==> pepper: inputs <==
==> flow/design.v <==
module c6502
(
    input               clock,
    input               ce,
    input               reset_n,
    output      [15:0]  address,
    input       [ 7:0]  in,
    output reg  [ 7:0]  out,
    output reg          we
);
assign address = cp ? ab : pc;
localparam
    LDC = 0,
    ZP  = 1,    ZPX = 2,    ZPY = 3,
    ABS = 4,    ABX = 5,    ABY = 6,    ABZ = 7,
    IX  = 8,    IX2 = 9,    IX3 = 10,
    IY  = 11,   IY2 = 12,   IY3 = 13,
    RUN = 14,   BRA = 15,
    JP1 = 16,   JP2 = 17,
    JND = 18,   TRM = 19,   POP = 20,   JSR = 21,
    RTS = 22;
localparam
    ORA = 0,    AND = 1,    EOR = 2,    ADC = 3,
    STA = 4,    LDA = 5,    CMP = 6,    SBC = 7,
    ASL = 8,    ROL = 9,    LSR = 10,   ROR = 11,
    BIT = 13,   DEC = 14,   INC = 15;
localparam
    DST_A = 0,  DST_X = 1,  DST_Y = 2,  DST_S = 3,
    SRC_D = 0,  SRC_X = 1,  SRC_Y = 2,  SRC_A = 3;
reg [ 7:0]  a, x, y, s, p;
reg         cp;
reg [ 4:0]  t;           
reg [ 2:0]  m;           
reg [15:0]  ab, pc;
reg [ 7:0]  op, w;       
reg [ 3:0]  alu;         
reg [ 1:0]  dst, src;
wire [8:0] zpx = in + x;
wire [8:0] zpy = in + y;
wire [3:0] bra = {p[1], p[0], p[6], p[7]};  
wire [7:0] sn  = s + 1;
always @(posedge clock)
if (reset_n == 1'b0) begin
    p  <= 8'b01100001;
    t  <= 1'b0;
    cp <= 1'b0;
    pc <= 16'h0000;
    a  <= 8'h80;
    x  <= 8'hFE;
    y  <= 8'hDA;
    s  <= 8'h00;
    we <= 1'b0;
end
else if (ce) begin
    we  <= 1'b0;
    case (t)
    LDC: begin
        pc  <= pc + 1;
        m   <= 0;
        op  <= in;
        dst <= DST_A;
        src <= SRC_D;
        casex (in)
        8'b010_011_00: t <= JP1;  
        8'b011_011_00: t <= JND;  
        8'b001_000_00: t <= JSR;  
        8'b011_000_00: t <= RTS;  
        8'bxxx_000_x1: t <= IX;
        8'bxxx_010_x1,
        8'b1xx_000_x0: t <= RUN;  
        8'bxxx_100_x1: t <= IY;
        8'bxxx_110_x1: t <= ABY;
        8'bxxx_001_xx: t <= ZP;
        8'bxxx_011_xx,
        8'b001_000_00: t <= ABS;
        8'b10x_101_1x: t <= ZPY;
        8'bxxx_101_xx: t <= ZPX;
        8'b10x_111_1x: t <= ABY;
        8'bxxx_111_xx: t <= ABX;
        8'bxxx_100_00: t <= BRA;
        default:       t <= RUN;
        endcase
        casex (in)
        8'bxxx_xxx_01: begin alu <= in[7:5]; end
        8'b100_xx1_x0: begin alu <= STA; end
        8'b101_xx1_x0,
        8'b101_000_x0,
        8'b101_010_00,
        8'b10x_010_10,
        8'b100_110_00: begin alu <= LDA; end
        8'b11x_000_00,
        8'b11x_xx1_00: begin alu <= CMP; end
        8'b001_0x1_00: begin alu <= BIT; end
        8'b110_xx1_10,
        8'b100_010_00,
        8'b110_010_10: begin alu <= DEC; end
        8'b111_xx1_10,
        8'b11x_010_00: begin alu <= INC; end
        8'b00x_110_00: begin p[0] <= in[5]; t <= LDC; end  
        8'b01x_110_00: begin p[2] <= in[5]; t <= LDC; end  
        8'b101_110_00: begin p[6] <= 1'b0;  t <= LDC; end  
        8'b11x_110_00: begin p[3] <= in[5]; t <= LDC; end  
        8'b0xx_010_10: begin alu <= {1'b1, in[7:5]}; src <= SRC_A; end
        8'b0xx_xx1_10: begin alu <= {1'b1, in[7:5]}; end
        8'b111_010_10: begin t <= LDC; end
        8'b100_110_10: begin t <= LDC; s <= x; end
        8'b101_110_10: begin x <= s; p[7] <= s[7]; p[1] <= s == 0; t <= LDC; end
        8'b0x0_010_00: begin
            t   <= TRM;
            we  <= 1;
            cp  <= 1;
            out <= in[6] ? a : (p | 8'h30);
            ab  <= {8'h01, s};
            s   <= s - 1;
        end
        8'b0x1_010_00: begin t <= POP; cp <= 1; ab <= {8'h01, sn}; s <= sn; end
        8'b011_000_00: begin cp <= 1; ab <= {8'h01, sn}; end
        endcase
        casex (in)
        8'h86, 8'hA6, 8'hB6, 8'h96, 8'h8E, 8'hAE,
        8'hBE, 8'hA2, 8'hCA, 8'hE8, 8'h9A,
        8'hE0, 8'b111_xx1_00:
            dst <= DST_X;
        8'hA0, 8'h84, 8'hA4, 8'h88, 8'hC8,
        8'h8C, 8'hAC, 8'h94, 8'hB4, 8'hBC,
        8'hC0, 8'b110_xx1_00:
            dst <= DST_Y;
        endcase
        case (in)
        8'hE8, 8'hCA, 8'h8A: src <= SRC_X;  
        8'h88, 8'hC8, 8'h98: src <= SRC_Y;  
        8'hA8, 8'hAA: src <= SRC_A;  
        endcase
    end
    ZP:  begin t <= RUN; ab <= in;       cp <= 1; pc <= pc + 1; end
    ZPX: begin t <= RUN; ab <= zpx[7:0]; cp <= 1; pc <= pc + 1; end
    ZPY: begin t <= RUN; ab <= zpy[7:0]; cp <= 1; pc <= pc + 1; end
    ABS: begin t <= ABZ; pc <= pc + 1; ab <= in; end
    ABX: begin t <= ABZ; pc <= pc + 1; ab <= zpx; end
    ABY: begin t <= ABZ; pc <= pc + 1; ab <= zpy; end
    ABZ: begin t <= RUN; pc <= pc + 1; ab[15:8] <= ab[15:8] + in; cp <= 1; end
    IX:  begin t <= IX2; pc <= pc + 1; cp <= 1; ab <= zpx[7:0]; end
    IY:  begin t <= IY2; pc <= pc + 1; cp <= 1; ab <= in; end
    IX2: begin t <= IX3; w  <= in; ab[7:0] <= ab[7:0] + 1; end
    IY2: begin t <= IY3; w  <= in; ab[7:0] <= ab[7:0] + 1; end
    IX3: begin t <= RUN; ab <= {in, w}; end
    IY3: begin t <= RUN; ab <= {in, w} + y; end
    BRA: begin t <= LDC; pc <= pc + 1 + ((bra[op[7:6]] == op[5]) ? {{8{in[7]}}, in[7:0]} : 0); end
    JP1: begin t <= JP2; pc <= pc + 1; w <= in; end
    JP2: begin t <= LDC; pc <= {in, w}; end
    JND: case (m)
        0: begin m <= 1;   ab[ 7:0] <= in; pc <= pc + 1; end
        1: begin m <= 2;   ab[15:8] <= in; pc <= pc + 1; cp <= 1; end
        2: begin m <= 3;   pc[ 7:0] <= in; ab[7:0] <= ab[7:0] + 1; end
        3: begin t <= LDC; pc[15:8] <= in; cp <= 0; end
    endcase
    POP: begin t <= LDC; cp <= 0; if (op[6]) begin a <= in; p[7] <= in[7]; p[1] <= in == 0; end else p <= in; end
    JSR: case (m)
        0: begin m <= 1; w  <= in; pc <= pc + 1; end
        1: begin m <= 2; we <= 1; out <= pc[15:8]; ab      <= {8'h01, s};  pc[15:8] <= in; cp <= 1;end
        2: begin m <= 3; we <= 1; out <= pc[ 7:0]; ab[7:0] <= ab[7:0] - 1; pc[7:0]  <= w;  end
        3: begin t <= LDC; cp <= 0; s <= s - 2; end
    endcase
    RTS: case (m)
        0: begin m <= 1;   pc[7:0] <= in; ab[7:0] <= ab[7:0] + 1; end
        1: begin t <= LDC; pc <= {in, pc[7:0]} + 1; s <= s + 2; cp <= 0; end
    endcase
    RUN: begin
        cp <= 0;
        t  <= LDC;
        casex (op) 8'bxxx_010_x1, 8'b1xx_000_x0: pc <= pc + 1; endcase
        casex (op)
            8'b100_xxx_01,
            8'b100_xx1_x0: begin t <= TRM; out <= R; we <= 1'b1; cp <= 1'b1; end
            8'bxxx_xxx_01,
            8'b0xx_010_10,
            8'b100_010_10,
            8'b100_110_00: begin a <= R; p <= F; end
            8'b101_xx1_00,
            8'b101_000_00,
            8'b1x0_010_00,
            8'b101_010_00: begin y <= R; p <= F; end
            8'b101_xx1_10,
            8'b101_000_10,
            8'b111_010_00,
            8'b110_010_10,
            8'b101_010_10: begin x <= R; p <= F; end
            8'b0xx_xx1_10,
            8'b11x_xx1_10: begin t <= TRM; out <= R; we <= 1'b1; cp <= 1'b1; p <= F; end
            8'b110_xxx_01,
            8'b11x_000_00,
            8'b11x_xx1_00,
            8'b001_0x1_00: begin p <= F; end
        endcase
    end
    TRM: begin cp <= 0; t <= LDC; end
    endcase
end
wire [7:0] op1 =
    dst == DST_A ? a :
    dst == DST_X ? x :
    dst == DST_Y ? y : s;
wire [7:0] op2 =
    src == SRC_A ? a :
    src == SRC_X ? x :
    src == SRC_Y ? y : in;
wire [8:0] R =
    alu == ORA ? op1 | op2 :
    alu == AND ? op1 & op2 :
    alu == EOR ? op1 ^ op2 :
    alu == ADC ? op1 + op2 + cin :
    alu == STA ? op1 :
    alu == LDA ? op2 :
    alu == CMP ? op1 - op2 :
    alu == SBC ? op1 - op2 - !cin :
    alu == ASL ? {op2[6:0], 1'b0} :
    alu == ROL ? {op2[6:0], cin} :
    alu == LSR ? {1'b0, op2[7:1]} :
    alu == ROR ? {cin, op2[7:1]} :
    alu == BIT ? op1 & op2 :
    alu == DEC ? op2 - 1 :
    alu == INC ? op2 + 1 : 0;
wire sign  =  R[7];         
wire zero  = ~|R[7:0];      
wire oadc  = (op1[7] ^ op2[7] ^ 1'b1) & (op1[7] ^ R[7]);
wire osbc  = (op1[7] ^ op2[7] ^ 1'b0) & (op1[7] ^ R[7]);
wire cin   =  p[0];
wire carry =  R[8];
wire [7:0] F =
    alu == ADC ? {sign, oadc, p[5:2], zero,  carry} :
    alu == CMP ? {sign,       p[6:2], zero, ~carry} :
    alu == SBC ? {sign, osbc, p[5:2], zero, ~carry} :
    alu == ASL || alu == ROL ? {sign, p[6:2], zero, op2[7]} :
    alu == LSR || alu == ROR ? {sign, p[6:2], zero, op2[0]} :
    alu == BIT ? {op2[7:6], p[5:2], zero, p[0]} :
                 {sign,     p[6:2], zero, p[0]};
endmodule
==> flow/run.sh <==
#!/bin/bash
# the make line also repeats each setting of config.mk as NAME=value (left out here)
make -C /OpenROAD-flow-scripts/flow DESIGN_CONFIG=/design/flow/config.mk WORK_HOME=/design/flow/orfs CLKGATE_MAP_FILE= finish
==> flow/config.mk <==
export PLATFORM = sky130hd
export DESIGN_NAME = c6502
export DESIGN_NICKNAME = c6502
export VERILOG_FILES = /design/flow/design.v
export SDC_FILE = /design/flow/constraint.sdc
export NUM_CORES = 4
export LEC_CHECK = 0
export CAP_MARGIN = 20
export CELL_PAD_IN_SITES_GLOBAL_PLACEMENT = 2
export CORE_MARGIN = 4
export CORE_UTILIZATION = 29
export CTS_CLUSTER_DIAMETER = 163
export CTS_CLUSTER_SIZE = 99
export GPL_TIMING_DRIVEN = 1
export MAX_ROUTING_LAYER = met4
export PLACE_DENSITY_LB_ADDON = 0.19
export SLEW_MARGIN = 25
export TNS_END_PERCENT = 95
==> flow/constraint.sdc <==
create_clock -name core_clock -period 10.7 [get_ports {clock}]
set_input_delay 2.1400 -clock core_clock [delete_from_list [all_inputs] [get_ports {clock}]]
set_output_delay 2.1400 -clock core_clock [all_outputs]
set_load 0.01 [all_outputs]
==> quartz: changes against pepper <==
--- a/flow/config.mk
+++ b/flow/config.mk
@@ -10,4 +10,4 @@
 export CORE_MARGIN = 4
-export CORE_UTILIZATION = 29
-export CTS_CLUSTER_DIAMETER = 163
+export CORE_UTILIZATION = 39
+export CTS_CLUSTER_DIAMETER = 283
 export CTS_CLUSTER_SIZE = 99
@@ -17,2 +17,2 @@
 export SLEW_MARGIN = 25
-export TNS_END_PERCENT = 95
+export TNS_END_PERCENT = 25
==> summary.rpt <==
RUN METRICS
----------------------------------------------------
[Status]
  Run status ........................ complete, no violations

[Final layout]
  Area grow syn2layout ........................ 10.8%
  Post-Layout Inst Area ........................ 15200 µm²
  Comb/total area ........................ 64.5%
  Post-layout utilization of the core ........................ 32.6%

[Power]
  Reported combinational group power ........................ 0.708 mW

[Critical path]
  Required time worst endpoint ........................ 10.87 ns

[Routing]
  Met3 Wirelength ........................ 3.89 mm

[Global route]
  GRT met2 Usage ........................ 37.2%

----------------------------------------------------
That was pepper.
==> summary.rpt <==
RUN METRICS
----------------------------------------------------
[Final layout]
  Area grow syn2layout ........................ 9.40%
  Post-Layout Inst Area ........................ 15100 µm²
  Post-layout utilization of the core ........................ 43.4%
  Comb/total area ........................ 65.4%

[Synthesis]
  Leading post-synthesis cells by instance count ........................ 194 x nand2_1, 148 x a21oi_1, 133 x nor2_1
  Simple Share, Synth ........................ 21.2%
  Count of flip-flops with a built-in enable after synthesis ........................ 44

[Routing]
  Met3 Wirelength ........................ 4.38 mm

[Placement]
  Weighted congestion at the end of routability-driven global placement ........................ 0.915

[Power]
  Reported combinational group power ........................ 0.700 mW

[Die]
  Std-Cell Core Area ........................ 34700 µm²

[Critical path]
  Required time worst endpoint ........................ 10.85 ns

[Status]
  Run status ........................ complete, no violations

----------------------------------------------------
That was quartz.
Power and IR drop assume default switching activity.
